==> flow/design.v (excerpt) <==
module calculator
(	
	input clk, 
	input rst,
	input start,
	input [7:0] rom_data,
	output [6:0] rom_addr,
	output done,
	output [7:0] result
);
wire is_operand, is_operator, is_lt, is_empty, is_hash,
	num0_en, num1_en, num2_en, index_cnt, sel, operand_push, operator_push,
	operand_pop, operator_pop, num_clr, result_en, op1_en, op2_en, operator_en, rfd, is_div, op_is_empty;
wire [1:0] mode;
wire [7:0] data_out, inx;
wire [4:0] ps;
controller ctrl(clk, rst, start, is_operand, is_operator, is_lt, is_empty, is_hash, is_div, op_is_empty,
				num0_en, num1_en, num2_en, index_cnt, sel, operand_push, operator_push,
				operand_pop, operator_pop, num_clr, result_en, op1_en, op2_en,
				operator_en, mode, done, ps);
datapath dp(clk, rst, num0_en, num1_en, num2_en, index_cnt, sel, mode, operand_push,
			operand_pop, operator_push, operator_pop, num_clr, result_en, op1_en,
			op2_en, operator_en, is_operand, is_operator, is_lt, is_empty, is_hash, data_out, inx, rfd, is_div, op_is_empty,
			rom_data, rom_addr);
assign result = data_out;
endmodule
For scale: about 1,100 flip-flops, ~27 I/O pins, roughly 0.047 mm2 of cells after synthesis.
clock: 11.7 ns
lec_check: 0
cap_margin: 20
core_margin: 2
core_utilization: 40
setup_slack_margin: -0.42
slew_margin: 20
run.sh (not shown) runs the stock make flow with config.mk's settings and CLKGATE_MAP_FILE=.
The first run produced a clean layout.
Rerun with:
Settings changed: CORE_UTILIZATION 40 to 72, CTS_CLUSTER_SIZE set to 42, HOLD_SLACK_MARGIN set to -0.08, MAX_ROUTING_LAYER set to met4, PLACE_DENSITY set to 0.64, SETUP_SLACK_MARGIN -0.42 to unset.
Clock period 11.7 ns to 8.59 ns, I/O delays scaled along.
- Now the flow finished but fails on setup timing
- wire length rose by 41%
- worst setup slack gets worse by 2.5 ns
- count of clock-buffer cells in the layout fell by 19
- via count rose by 21%
Rerun with:
Settings changed: ABC_AREA set to 1, CTS_CLUSTER_DIAMETER set to 197, CTS_CLUSTER_SIZE 42 to 15, HOLD_SLACK_MARGIN -0.08 to unset, MAX_ROUTING_LAYER met4 to unset, PLACE_DENSITY 0.64 to unset, PLACE_DENSITY_LB_ADDON set to 0.2, SETUP_SLACK_MARGIN set to 2.74.
Clock period 8.59 ns to 9.68 ns, I/O delays scaled along.
=> Now the flow finished with timing, DRC and antenna clean; cell count went up by 39%; area after synthesis goes up by about 4.3%; global-route usage decreases by 7.0 points.

========
the reference run:
calculator again, from the RTL that the note above started with.
Settings: LEC_CHECK=0, ABC_AREA=1, CAP_MARGIN=5, CELL_PAD_IN_SITES_GLOBAL_PLACEMENT=1, CORE_ASPECT_RATIO=1.2, CORE_MARGIN=2, CORE_UTILIZATION=22, CTS_CLUSTER_DIAMETER=361, GPL_TIMING_DRIVEN=0, MAX_ROUTING_LAYER=met4, MIN_ROUTING_LAYER=met2, PLACE_DENSITY_LB_ADDON=0.15, SETUP_SLACK_MARGIN=2.41, SLEW_MARGIN=20; clock period 9.8 ns.
The reference run had finished all stages when the layout checks came back failing, citing capacitance limit, slew limit.
Changes in the trial run relative to the reference run:
Settings: GPL_TIMING_DRIVEN now 1, was 0; CTS_CLUSTER_DIAMETER now 248, was 361; SLEW_MARGIN now 35, was 20; MAX_ROUTING_LAYER now met5, was met4; HOLD_SLACK_MARGIN now 0.01, previously not set; CELL_PAD_IN_SITES_DETAIL_PLACEMENT now 2, previously not set.
[summary]
- Every stage of the flow completed for the trial run, and the final layout passed the timing, design-rule and antenna checks.
- The core of the trial run is less densely filled than that of the reference run.
- The cell type of the slowest stage on the worst timing path comes out sky130_fd_sc_hd__dfxtp_4 in one run and sky130_fd_sc_hd__dfxtp_2 in the other, namely in the trial run and the reference run respectively.
- Against the reference run, the trial run comes in 4 lower on buffering stage count on the worst path with inverters included.

========
== umber ==
Starting RTL as in the previous note.
## calculator
module calculator
(	
	input clk, 
	input rst,
	input start,
	input [7:0] rom_data,
	output [6:0] rom_addr,
	output done,
	output [7:0] result
);
export LEC_CHECK = 0
export CAP_MARGIN = 5
export CELL_PAD_IN_SITES_GLOBAL_PLACEMENT = 0
export CORE_MARGIN = 2
export CORE_UTILIZATION = 70
export CTS_CLUSTER_SIZE = 45
export PLACE_DENSITY_LB_ADDON = 0.0
export SETUP_SLACK_MARGIN = 2.41
export SLEW_MARGIN = 20
create_clock -name core_clock -period 8.44 [get_ports {clk}]
STATUS run=umber STAGES=ALL_DONE FINAL_CHECKS=FAILED CAUSE=setup timing
Here is what was changed in the inputs of violet compared with umber.
# umber
export LEC_CHECK = 0
export CAP_MARGIN = 5
export CELL_PAD_IN_SITES_GLOBAL_PLACEMENT = 0
export CORE_MARGIN = 2
export CORE_UTILIZATION = 70
export CTS_CLUSTER_SIZE = 45
export PLACE_DENSITY_LB_ADDON = 0.0
export SETUP_SLACK_MARGIN = 2.41
export SLEW_MARGIN = 20
create_clock -name core_clock -period 8.44 [get_ports {clk}]
# violet
export LEC_CHECK = 0
export CAP_MARGIN = 20
export CORE_MARGIN = 2
export CORE_UTILIZATION = 62
export SETUP_SLACK_MARGIN = 2.19
export SLEW_MARGIN = 40
create_clock -name core_clock -period 8.62 [get_ports {clk}]
### Flow results
- Complete run, failing final checks: violet, reason setup timing.
- Delta (violet minus umber): detailed-routing wirelength on met1 stayed essentially flat; non-clock buffer count shows a reduction of 31; die size picked up an extra 8900 um^2.
The inputs of xenon differ from those of violet as listed below.
# violet
export LEC_CHECK = 0
export CAP_MARGIN = 20
export CORE_MARGIN = 2
export CORE_UTILIZATION = 62
export SETUP_SLACK_MARGIN = 2.19
export SLEW_MARGIN = 40
create_clock -name core_clock -period 8.62 [get_ports {clk}]
# xenon
export LEC_CHECK = 0
export CAP_MARGIN = 20
export CORE_MARGIN = 2
export CORE_UTILIZATION = 69
export CTS_CLUSTER_SIZE = 46
export PLACE_DENSITY_LB_ADDON = 0.02
export SETUP_SLACK_MARGIN = 2.44
export SLEW_MARGIN = 20
create_clock -name core_clock -period 9.97 [get_ports {clk}]
Notes after the runs:
- xenon -> stages 100% | layout checks FAIL | capacitance limit, slew limit, setup timing
- xenon has estimated wirelength of the detail-placed design below what violet had.
- On xenon: routed wirelength normalized by instance count is 4.7 um higher than what violet gave.
- The run with more routed wire is xenon, not violet.
Modified inputs, cedar compared to xenon
# xenon
export LEC_CHECK = 0
export CAP_MARGIN = 20
export CORE_MARGIN = 2
export CORE_UTILIZATION = 69
export CTS_CLUSTER_SIZE = 46
export PLACE_DENSITY_LB_ADDON = 0.02
export SETUP_SLACK_MARGIN = 2.44
export SLEW_MARGIN = 20
create_clock -name core_clock -period 9.97 [get_ports {clk}]
# cedar
export LEC_CHECK = 0
export CAP_MARGIN = 20
export CORE_ASPECT_RATIO = 0.5
export CORE_MARGIN = 2
export CORE_UTILIZATION = 70
export CTS_CLUSTER_SIZE = 40
export PLACE_DENSITY_LB_ADDON = 0.0
export SETUP_SLACK_MARGIN = 1.54
export SLEW_MARGIN = 20
create_clock -name core_clock -period 6.5 [get_ports {clk}]
Findings:
Summary of cedar over xenon: relative slew slack went up; fraction of area in multi-input gates did not really move.
Compared with xenon, length of routed wiring on met1 in cedar increased by a few percent.
Compared cedar vs xenon, and share of the clock period used by the worst path is up in cedar.
Relative to xenon, the final cell area reported for cedar is lower.
Final checks on cedar, whose flow otherwise completed, came back failing, citing setup timing.

========
== v31 ==
calculator again, from the RTL that the note above started with.
// calculator
module calculator
(	
	input clk, 
	input rst,
	input start,
	input [7:0] rom_data,
	output [6:0] rom_addr,
	output done,
	output [7:0] result
);
wire is_operand, is_operator, is_lt, is_empty, is_hash,
	num0_en, num1_en, num2_en, index_cnt, sel, operand_push, operator_push,
	operand_pop, operator_pop, num_clr, result_en, op1_en, op2_en, operator_en, rfd, is_div, op_is_empty;
wire [1:0] mode;
wire [7:0] data_out, inx;
wire [4:0] ps;
controller ctrl(clk, rst, start, is_operand, is_operator, is_lt, is_empty, is_hash, is_div, op_is_empty,
				num0_en, num1_en, num2_en, index_cnt, sel, operand_push, operator_push,
				operand_pop, operator_pop, num_clr, result_en, op1_en, op2_en,
				operator_en, mode, done, ps);
datapath dp(clk, rst, num0_en, num1_en, num2_en, index_cnt, sel, mode, operand_push,
			operand_pop, operator_push, operator_pop, num_clr, result_en, op1_en,
			op2_en, operator_en, is_operand, is_operator, is_lt, is_empty, is_hash, data_out, inx, rfd, is_div, op_is_empty,
			rom_data, rom_addr);
assign result = data_out;
endmodule
make LEC_CHECK=0 CAP_MARGIN=35 CORE_MARGIN=2 CORE_UTILIZATION=70 CTS_CLUSTER_DIAMETER=382 CTS_CLUSTER_SIZE=18 PLACE_DENSITY_LB_ADDON=0.0 SETUP_SLACK_MARGIN=1.9 SLEW_MARGIN=20 finish   # period 6.5 ns
Completing all stages was not enough for v31: its layout failed the final checks because of negative setup slack.
## Diff of input files: v32 against v31
==> flow/config.mk <==
export PLATFORM = sky130hd
export DESIGN_NAME = calculator
export DESIGN_NICKNAME = calculator
export VERILOG_FILES = /design/flow/design.v
export SDC_FILE = /design/flow/constraint.sdc
export NUM_CORES = 4
export LEC_CHECK = 0
export ABC_AREA = 1
export CAP_MARGIN = 20
export CORE_MARGIN = 2
export CORE_UTILIZATION = 72
export CTS_CLUSTER_DIAMETER = 197
export PLACE_DENSITY_LB_ADDON = 0.2
export SLEW_MARGIN = 20
==> flow/constraint.sdc <==
create_clock -name core_clock -period 9.68 [get_ports {clk}]
set_input_delay 1.9360 -clock core_clock [delete_from_list [all_inputs] [get_ports {clk}]]
set_output_delay 1.9360 -clock core_clock [all_outputs]
set_load 0.01 [all_outputs]
### Flow results
Going from v31 to v32, the number of buffers inserted during clock tree synthesis was found to have gone up by about 50%.
v32: done, clean on timing, DRC and antenna
Summary of v32 over v31: area occupied by multi-input gates picked up an extra 730 um^2; placer's final routability congestion estimate picked up an extra 3.5%; chip area estimate from yosys synthesis picked up an extra 0.0020 mm^2.
A largest combinational cell category by area of simple AND/OR/NAND/NOR gates is what v32 shows, while multiplexers belongs to v31.
## Diff of input files: v45 against v32
--- a/flow/config.mk
+++ b/flow/config.mk
@@ -7,8 +7,7 @@
 export LEC_CHECK = 0
-export ABC_AREA = 1
 export CAP_MARGIN = 20
 export CORE_MARGIN = 2
-export CORE_UTILIZATION = 72
-export CTS_CLUSTER_DIAMETER = 197
-export PLACE_DENSITY_LB_ADDON = 0.2
+export CORE_UTILIZATION = 40
+export CTS_CLUSTER_DIAMETER = 204
+export GPL_TIMING_DRIVEN = 0
 export SLEW_MARGIN = 20
==> flow/constraint.sdc <==
create_clock -name core_clock -period 12.0 [get_ports {clk}]
set_input_delay 2.4000 -clock core_clock [delete_from_list [all_inputs] [get_ports {clk}]]
set_output_delay 2.4000 -clock core_clock [all_outputs]
set_load 0.01 [all_outputs]
### Flow results
- Relative to v32, the worst setup slack of v45 is higher by 0.011 ns.
- Delta (v45 minus v32): area share of xor/xnor cells in the synthesized design saw an increase.
- Against v32, synthesized cell count in v45 fell by more than a quarter.
- Diff v32 -> v45: number of global-route vias before repair down 22%; final period demand of the worst path higher.
- Post-synthesis mux area share: v32 and v45 compared, lower one is v32
- Routed wire length is lower on v45
- Cell count in the Yosys report (v45 over v32): decrease, 1,811
Modified inputs, v15 compared to v45
--- a/flow/config.mk
+++ b/flow/config.mk
@@ -10,4 +10,2 @@
 export CORE_UTILIZATION = 40
-export CTS_CLUSTER_DIAMETER = 204
-export GPL_TIMING_DRIVEN = 0
 export SLEW_MARGIN = 20
==> flow/constraint.sdc <==
create_clock -name core_clock -period 16.0 [get_ports {clk}]
set_input_delay 3.2000 -clock core_clock [delete_from_list [all_inputs] [get_ports {clk}]]
set_output_delay 3.2000 -clock core_clock [all_outputs]
set_load 0.01 [all_outputs]
- v15 completed every stage of the flow, and the final layout passed the timing, design-rule and antenna checks.
- v15 leaves more setup margin than v45.
- v15 — post-route fraction of the period consumed by the critical path 9.5 points lower, v45 as reference
- Of v45 and v15, the lower met3 layer wire length in the routed design belongs to v15.

========
== run 1 ==
calculator again, from the RTL that the note above started with.
==> flow/design.v (excerpt) <==
module calculator
(	
	input clk, 
	input rst,
	input start,
	input [7:0] rom_data,
	output [6:0] rom_addr,
	output done,
	output [7:0] result
);
export LEC_CHECK = 0
export ABC_AREA = 1
export CAP_MARGIN = 20
export CORE_MARGIN = 2
export CORE_UTILIZATION = 40
export CTS_CLUSTER_DIAMETER = 204
export GPL_TIMING_DRIVEN = 0
export SLEW_MARGIN = 35
export TNS_END_PERCENT = 90
create_clock -name core_clock -period 12.0 [get_ports {clk}]
[inputs] run 2 vs run 1
Settings: an added MIN_ROUTING_LAYER of met2; an added CORE_ASPECT_RATIO of 0.92; an added PLACE_DENSITY_LB_ADDON of 0.09; a change of CORE_UTILIZATION from 40 to 44; a change of CTS_CLUSTER_DIAMETER from 204 to 395; a change of ABC_AREA from 1 to 0; a change of TNS_END_PERCENT from 90 to 60; an added CELL_PAD_IN_SITES_DETAIL_PLACEMENT of 0.
### Flow results
[compare] base=run 1 new=run 2: post-detailed-route wirelength per cell climbed about 3.5%; floorplan die height dropped 10%.
Input-level comparison between run 3 and run 2:
Settings: CORE_ASPECT_RATIO no longer set, was 0.92; CELL_PAD_IN_SITES_DETAIL_PLACEMENT now 1, was 0; ABC_AREA now 1, was 0; PLACE_DENSITY_LB_ADDON no longer set, was 0.09; HOLD_SLACK_MARGIN now -0.02, previously not set; CORE_UTILIZATION now 31, was 44.
==> comparison <==
- [compare] base=run 2 new=run 3: area of the multi-input gates now sits higher, met3 track demand over resource climbed 0.81 points.
- [compare] base=run 2 new=run 3: horizontal die dimension went up by about 17%; cell count went up.
- Comparing run 3 and run 2, the lower routed wire length is on run 2.
- Of the two values seen for worst setup path startpoint, dp.op2[7]$_SDFFE_PP0P_ was produced by run 2 and dp.op2[6]$_SDFFE_PP0P_ by run 3.
- In run 3, the worst setup slack came out 0.57 ns above the value in run 2.
- Summary of run 3 over run 2: count of vias placed by the detailed router moved up, maximum number of pins on one net before global-route repair now smaller.
- [run 3] clock insertion delay at the later pin of the skew report rose 0.11 ns relative to run 2
Modified inputs, run 4 compared to run 3
Settings: changing ABC_AREA from 1 to 0; setting PLACE_DENSITY_LB_ADDON to 0.09 for the first time; changing CORE_UTILIZATION from 31 to 44; removing HOLD_SLACK_MARGIN (formerly -0.02); setting CORE_ASPECT_RATIO to 0.92 for the first time.
### Flow results
In terms of number of sinks handled by clock tree synthesis, run 3 and run 4 differ only marginally. From run 3 to run 4 the numbers moved as follows: flop share of the area increased by 2.6 points relative to the old numbers; clock period minus worst slack increased by 0.66 ns relative to the old numbers. The higher simple-gate area share of the yosys netlist came out of run 3. The compound-gate portion of the synthesized area of run 4 is lower than that of run 3. Final area: run 4 < run 3. Global-route wire length before repair in run 4 vs run 3: down 32%. Buffer count from post-CTS setup fixing, run 4 and run 3, higher one = run 4.
### run 4 -> run 5
Settings: changing CORE_UTILIZATION from 44 to 70; removing ABC_AREA (formerly 0); removing CTS_CLUSTER_DIAMETER (formerly 395); removing CELL_PAD_IN_SITES_DETAIL_PLACEMENT (formerly 1); changing PLACE_DENSITY_LB_ADDON from 0.09 to 0.0; changing SLEW_MARGIN from 35 to 20; setting CTS_CLUSTER_SIZE to 40 for the first time; setting SETUP_SLACK_MARGIN to 1.54 for the first time; removing TNS_END_PERCENT (formerly 60); removing CORE_ASPECT_RATIO (formerly 0.92); removing GPL_TIMING_DRIVEN (formerly 0); removing MIN_ROUTING_LAYER (formerly met2); changing the clock period (ns, I/O delays scaled along) from 12.0 to 9.7.
Results
- Across run 4 and run 5, a clean result was obtained everywhere but in run 5.
- Run 5 completed end to end; final checks failed (negative setup slack).
- On post-route core utilization: between run 4 and run 5, it ends up higher for run 5.
- From run 4 to run 5 the numbers moved as follows: overall global routing resource usage higher, design area lower, required time of the critical path lower.
